==> quartz <==
==> flow/design.v <==
module vedic_2x2 (
    input  [1:0] a,
    input  [1:0] b,
    output [3:0] product
);
    wire [3:0] partial;
    wire c1, c2;
    assign partial[0] = a[0] & b[0];
    assign partial[1] = a[1] & b[0];
    assign partial[2] = a[0] & b[1];
    assign partial[3] = a[1] & b[1];
    assign product[0] = partial[0];
    assign {c1, product[1]} = partial[1] + partial[2];
    assign {c2, product[2]} = partial[3] + c1;
    assign product[3] = c2;
endmodule
module vedic_mult #(
    parameter WIDTH = 8
)(
    input  [WIDTH-1:0] a,
    input  [WIDTH-1:0] b,
    output [2*WIDTH-1:0] product
);
    generate
        if (WIDTH == 2) begin : base_case
            vedic_2x2 v2x2 (
                .a(a),
                .b(b),
                .product(product)
            );
        end else begin : recursive_case
            localparam HALF_WIDTH = WIDTH / 2;
            wire [WIDTH-1:0] q0, q1, q2, q3;
            wire [2*WIDTH-1:0] aligned_q0, aligned_q1, aligned_q2, aligned_q3;
            wire [2*WIDTH-1:0] temp1, temp2;
            vedic_mult #(HALF_WIDTH) m0 (
                .a(a[HALF_WIDTH-1:0]),
                .b(b[HALF_WIDTH-1:0]),
                .product(q0)
            );
            vedic_mult #(HALF_WIDTH) m1 (
                .a(a[WIDTH-1:HALF_WIDTH]),
                .b(b[HALF_WIDTH-1:0]),
                .product(q1)
            );
            vedic_mult #(HALF_WIDTH) m2 (
                .a(a[HALF_WIDTH-1:0]),
                .b(b[WIDTH-1:HALF_WIDTH]),
                .product(q2)
            );
            vedic_mult #(HALF_WIDTH) m3 (
                .a(a[WIDTH-1:HALF_WIDTH]),
                .b(b[WIDTH-1:HALF_WIDTH]),
                .product(q3)
            );
            assign aligned_q0 = {{WIDTH{1'b0}}, q0};
            assign aligned_q1 = {{HALF_WIDTH{1'b0}}, q1, {HALF_WIDTH{1'b0}}};
            assign aligned_q2 = {{HALF_WIDTH{1'b0}}, q2, {HALF_WIDTH{1'b0}}};
            assign aligned_q3 = {q3, {WIDTH{1'b0}}};
            assign temp1 = aligned_q0 + aligned_q1;
            assign temp2 = temp1 + aligned_q2;
            assign product = temp2 + aligned_q3;
        end
    endgenerate
endmodule
module sigmoid_activation #(
    parameter WIDTH = 16,
    parameter FRAC_BITS = 11
)(
    input  signed [WIDTH-1:0] x,
    output [WIDTH-1:0] y
);
    localparam signed [WIDTH-1:0] NEG_THRESHOLD = -(4 << FRAC_BITS);
    localparam signed [WIDTH-1:0] POS_THRESHOLD = (4 << FRAC_BITS);
    localparam [WIDTH-1:0] ZERO_VAL = {WIDTH{1'b0}};
    localparam [WIDTH-1:0] HALF_VAL = (1 << (WIDTH-1));
    localparam [WIDTH-1:0] ONE_VAL  = {WIDTH{1'b1}};
    reg [WIDTH-1:0] y_reg;
    always @(*) begin
        if ($signed(x) < NEG_THRESHOLD)
            y_reg = ZERO_VAL;
        else if ($signed(x) > POS_THRESHOLD)
            y_reg = ONE_VAL;
        else
            y_reg = HALF_VAL + {{3{x[WIDTH-1]}}, x[WIDTH-1:3]};
    end
    assign y = y_reg;
endmodule
module mac_unit #(
    parameter DATA_WIDTH = 8,
    parameter ACCUM_WIDTH = 32,
    parameter OUTPUT_WIDTH = 16,
    parameter USE_SQRT_CSLA = 1,
    parameter ENABLE_ACTIVATION = 1,
    parameter FRAC_BITS = 11
)(
    input  clk,
    input  rst_n,
    input  enable,
    input  clear_acc,
    input  [DATA_WIDTH-1:0] input_data,
    input  [DATA_WIDTH-1:0] weight,
    output [OUTPUT_WIDTH-1:0] mac_out,
    output [OUTPUT_WIDTH-1:0] activated_out,
    output valid,
    output overflow
);
    localparam MULT_WIDTH = 2 * DATA_WIDTH;
    wire [MULT_WIDTH-1:0] mult_result;
    reg [ACCUM_WIDTH-1:0] accumulator;
    reg [ACCUM_WIDTH-1:0] next_acc;
    wire [ACCUM_WIDTH:0] acc_sum;
    reg overflow_reg;
    reg valid_reg;
    vedic_mult #(
        .WIDTH(DATA_WIDTH)
    ) multiplier (
        .a(input_data),
        .b(weight),
        .product(mult_result)
    );
    assign acc_sum = {1'b0, accumulator} + {{(ACCUM_WIDTH-MULT_WIDTH+1){1'b0}}, mult_result};
    always @(*) begin
        if (enable) begin
            if (clear_acc) begin
                next_acc = {{(ACCUM_WIDTH-MULT_WIDTH){1'b0}}, mult_result};
            end else begin
                next_acc = acc_sum[ACCUM_WIDTH-1:0];
            end
        end else if (clear_acc) begin
            next_acc = {ACCUM_WIDTH{1'b0}};
        end else begin
            next_acc = accumulator;
        end
    end
    always @(posedge clk or negedge rst_n) begin
        if (!rst_n)
            accumulator <= {ACCUM_WIDTH{1'b0}};
        else
            accumulator <= next_acc;
    end
    always @(posedge clk or negedge rst_n) begin
        if (!rst_n)
            overflow_reg <= 1'b0;
        else if (clear_acc)
            overflow_reg <= 1'b0;
        else if (enable && acc_sum[ACCUM_WIDTH])
            overflow_reg <= 1'b1;
    end
    assign overflow = overflow_reg;
    assign mac_out = accumulator[OUTPUT_WIDTH-1:0];
    generate
        if (ENABLE_ACTIVATION) begin : gen_activation
            sigmoid_activation #(
                .WIDTH(OUTPUT_WIDTH),
                .FRAC_BITS(FRAC_BITS)
            ) activation (
                .x(mac_out),
                .y(activated_out)
            );
        end else begin : no_activation
            assign activated_out = mac_out;
        end
    endgenerate
    always @(posedge clk or negedge rst_n) begin
        if (!rst_n)
            valid_reg <= 1'b0;
        else
            valid_reg <= enable;
    end
    assign valid = valid_reg;
endmodule
module mac_array #(
    parameter NUM_CHANNELS = 4,
    parameter DATA_WIDTH = 8,
    parameter ACCUM_WIDTH = 32,
    parameter OUTPUT_WIDTH = 16
)(
    input  clk,
    input  rst_n,
    input  [NUM_CHANNELS-1:0] enable,
    input  [NUM_CHANNELS-1:0] clear_acc,
    input  [DATA_WIDTH*NUM_CHANNELS-1:0] input_data,
    input  [DATA_WIDTH*NUM_CHANNELS-1:0] weight,
    output [OUTPUT_WIDTH*NUM_CHANNELS-1:0] mac_out,
    output [OUTPUT_WIDTH*NUM_CHANNELS-1:0] activated_out,
    output [NUM_CHANNELS-1:0] valid,
    output [NUM_CHANNELS-1:0] overflow
);
    genvar i;
    generate
        for (i = 0; i < NUM_CHANNELS; i = i + 1) begin : mac_channels
            mac_unit #(
                .DATA_WIDTH(DATA_WIDTH),
                .ACCUM_WIDTH(ACCUM_WIDTH),
                .OUTPUT_WIDTH(OUTPUT_WIDTH)
            ) mac_inst (
                .clk(clk),
                .rst_n(rst_n),
                .enable(enable[i]),
                .clear_acc(clear_acc[i]),
                .input_data(input_data[DATA_WIDTH*(i+1)-1:DATA_WIDTH*i]),
                .weight(weight[DATA_WIDTH*(i+1)-1:DATA_WIDTH*i]),
                .mac_out(mac_out[OUTPUT_WIDTH*(i+1)-1:OUTPUT_WIDTH*i]),
                .activated_out(activated_out[OUTPUT_WIDTH*(i+1)-1:OUTPUT_WIDTH*i]),
                .valid(valid[i]),
                .overflow(overflow[i])
            );
        end
    endgenerate
endmodule
==> flow/run.sh <==
#!/bin/bash
# the make line also repeats each setting of config.mk as NAME=value (left out here)
make -C /OpenROAD-flow-scripts/flow DESIGN_CONFIG=/design/flow/config.mk WORK_HOME=/design/flow/orfs CLKGATE_MAP_FILE= finish
==> flow/config.mk <==
export PLATFORM = sky130hd
export DESIGN_NAME = mac_array
export DESIGN_NICKNAME = mac_array
export VERILOG_FILES = /design/flow/design.v
export SDC_FILE = /design/flow/constraint.sdc
export NUM_CORES = 4
export LEC_CHECK = 0
export CAP_MARGIN = 20
export CORE_ASPECT_RATIO = 0.5
export CORE_MARGIN = 2
export CORE_UTILIZATION = 72
export CTS_CLUSTER_DIAMETER = 329
export CTS_CLUSTER_SIZE = 99
export SETUP_SLACK_MARGIN = -0.44
export SLEW_MARGIN = 20
==> flow/constraint.sdc <==
create_clock -name core_clock -period 4.52 [get_ports {clk}]
set_input_delay 0.9040 -clock core_clock [delete_from_list [all_inputs] [get_ports {clk}]]
set_output_delay 0.9040 -clock core_clock [all_outputs]
set_load 0.01 [all_outputs]
==> inputs of harbor, as changes to quartz <==
- CORE_ASPECT_RATIO: 0.5 -> default
- CTS_CLUSTER_DIAMETER: 329 -> 231
- CTS_CLUSTER_SIZE: 99 -> 45
- PLACE_DENSITY_LB_ADDON: default -> 0.19
- SETUP_SLACK_MARGIN: -0.44 -> 1.37
- TNS_END_PERCENT: default -> 5
==> flow/constraint.sdc (replaced) <==
create_clock -name core_clock -period 4.62 [get_ports {clk}]
set_input_delay 0.9240 -clock core_clock [delete_from_list [all_inputs] [get_ports {clk}]]
set_output_delay 0.9240 -clock core_clock [all_outputs]
set_load 0.01 [all_outputs]
==> inputs of ember, as changes to quartz <==
- CORE_ASPECT_RATIO: 0.5 -> default
- CORE_UTILIZATION: 72 -> 48
- CTS_CLUSTER_DIAMETER: 329 -> default
- CTS_CLUSTER_SIZE: 99 -> default
- SETUP_SLACK_MARGIN: -0.44 -> default
==> flow/constraint.sdc (replaced) <==
create_clock -name core_clock -period 8.31 [get_ports {clk}]
set_input_delay 1.6620 -clock core_clock [delete_from_list [all_inputs] [get_ports {clk}]]
set_output_delay 1.6620 -clock core_clock [all_outputs]
set_load 0.01 [all_outputs]
==> inputs of indigo, as changes to quartz <==
- ABC_AREA: default -> 0
- CORE_ASPECT_RATIO: 0.5 -> default
- CTS_CLUSTER_DIAMETER: 329 -> 101
- CTS_CLUSTER_SIZE: 99 -> 32
- PLACE_DENSITY_LB_ADDON: default -> 0.19
- SETUP_SLACK_MARGIN: -0.44 -> default
==> flow/constraint.sdc (replaced) <==
create_clock -name core_clock -period 1.87 [get_ports {clk}]
set_input_delay 0.3740 -clock core_clock [delete_from_list [all_inputs] [get_ports {clk}]]
set_output_delay 0.3740 -clock core_clock [all_outputs]
set_load 0.01 [all_outputs]
==> notes.md <==
- 31000 um^2 — total die size
- -3.55 ns — pre-CTS setup slack
- 176 um — floorplan die height
- 3345 — post-placement cell count
- 176 um — Die Width
- [ERROR GRT-0116] Global routing finished with congestion. Check the congestion regions in the DRC Viewer. — First Error
- did not finish — status
- 62 — row count
- global routing (5_1_grt) — Stop stage
- 0.930 — global placement routability congestion
- 210 — Boundary Pins
- 0 — count of hold buffers inserted by post-cts repair
- 28900 um^2 — placeable core region
- 31.2% — synthesized-area fraction occupied by adder cells
- 73.7% — initial core utilization
- 4 — H-tree depth reported by CTS
- sky130_fd_sc_hd__clkbuf_16 — clock tree root buffer cell
[end of results for harbor]
==> notes.md <==
- did not finish — status
- clock tree synthesis (4_1_cts) — Stop stage
- [ERROR DPL-0038] Utilization greater than 100%, impossible to legalize — First Error
- 3383 — post-placement cell count
- 3068 — net count entering floorplan
- 57.1 mm — HPWL reported at the end of detailed placement
- 73.3% — initial core utilization
- 7.97% — XOR/XNOR Fraction of Synth Area
- 126 um — floorplan die height
- 29100 um^2 — placeable core region
- -3.44 ns — pre-CTS setup slack
- 44 — row count
- 31.2% — synthesized-area fraction occupied by adder cells
- 210 — Boundary Pins
- 0.954 — global placement routability congestion
- 31100 um^2 — total die size
[end of results for quartz]
==> notes.md <==
- 0.938 — global placement routability congestion
- 210 — Boundary Pins
- did not finish — status
- sky130_fd_sc_hd__ha_1 — most numerous cell in the Yosys netlist
- 176 um — Die Width
- 73.7% — initial core utilization
- detailed placement (3_5_place_dp) — Stop stage
- 62 — row count
- 8.44 um^2 — Synth Area per Inst
- 136 — number of synthesized register bits
- 28900 um^2 — placeable core region
- 176 um — floorplan die height
- 2526 — cell total in the yosys stat output
- 31.2% — synthesized-area fraction occupied by adder cells
- [ERROR DPL-0033] detailed placement checks failed during check placement. — First Error
- 31000 um^2 — total die size
- sky130_fd_sc_hd__ha_1 — library cell occupying the most area in the post-synthesis netlist
[end of results for indigo]
==> notes.md <==
- 31.2% — synthesized-area fraction occupied by adder cells
- 46100 um^2 — total die size
- 210 — Boundary Pins
- 215 um — Die Width
- 0 — count of hold buffers inserted by post-cts repair
- finished clean — status
- 0.866 — global placement routability congestion
- -0.705 ns — pre-CTS setup slack
- 77 — row count
- 48.4% — initial core utilization
[end of results for ember]
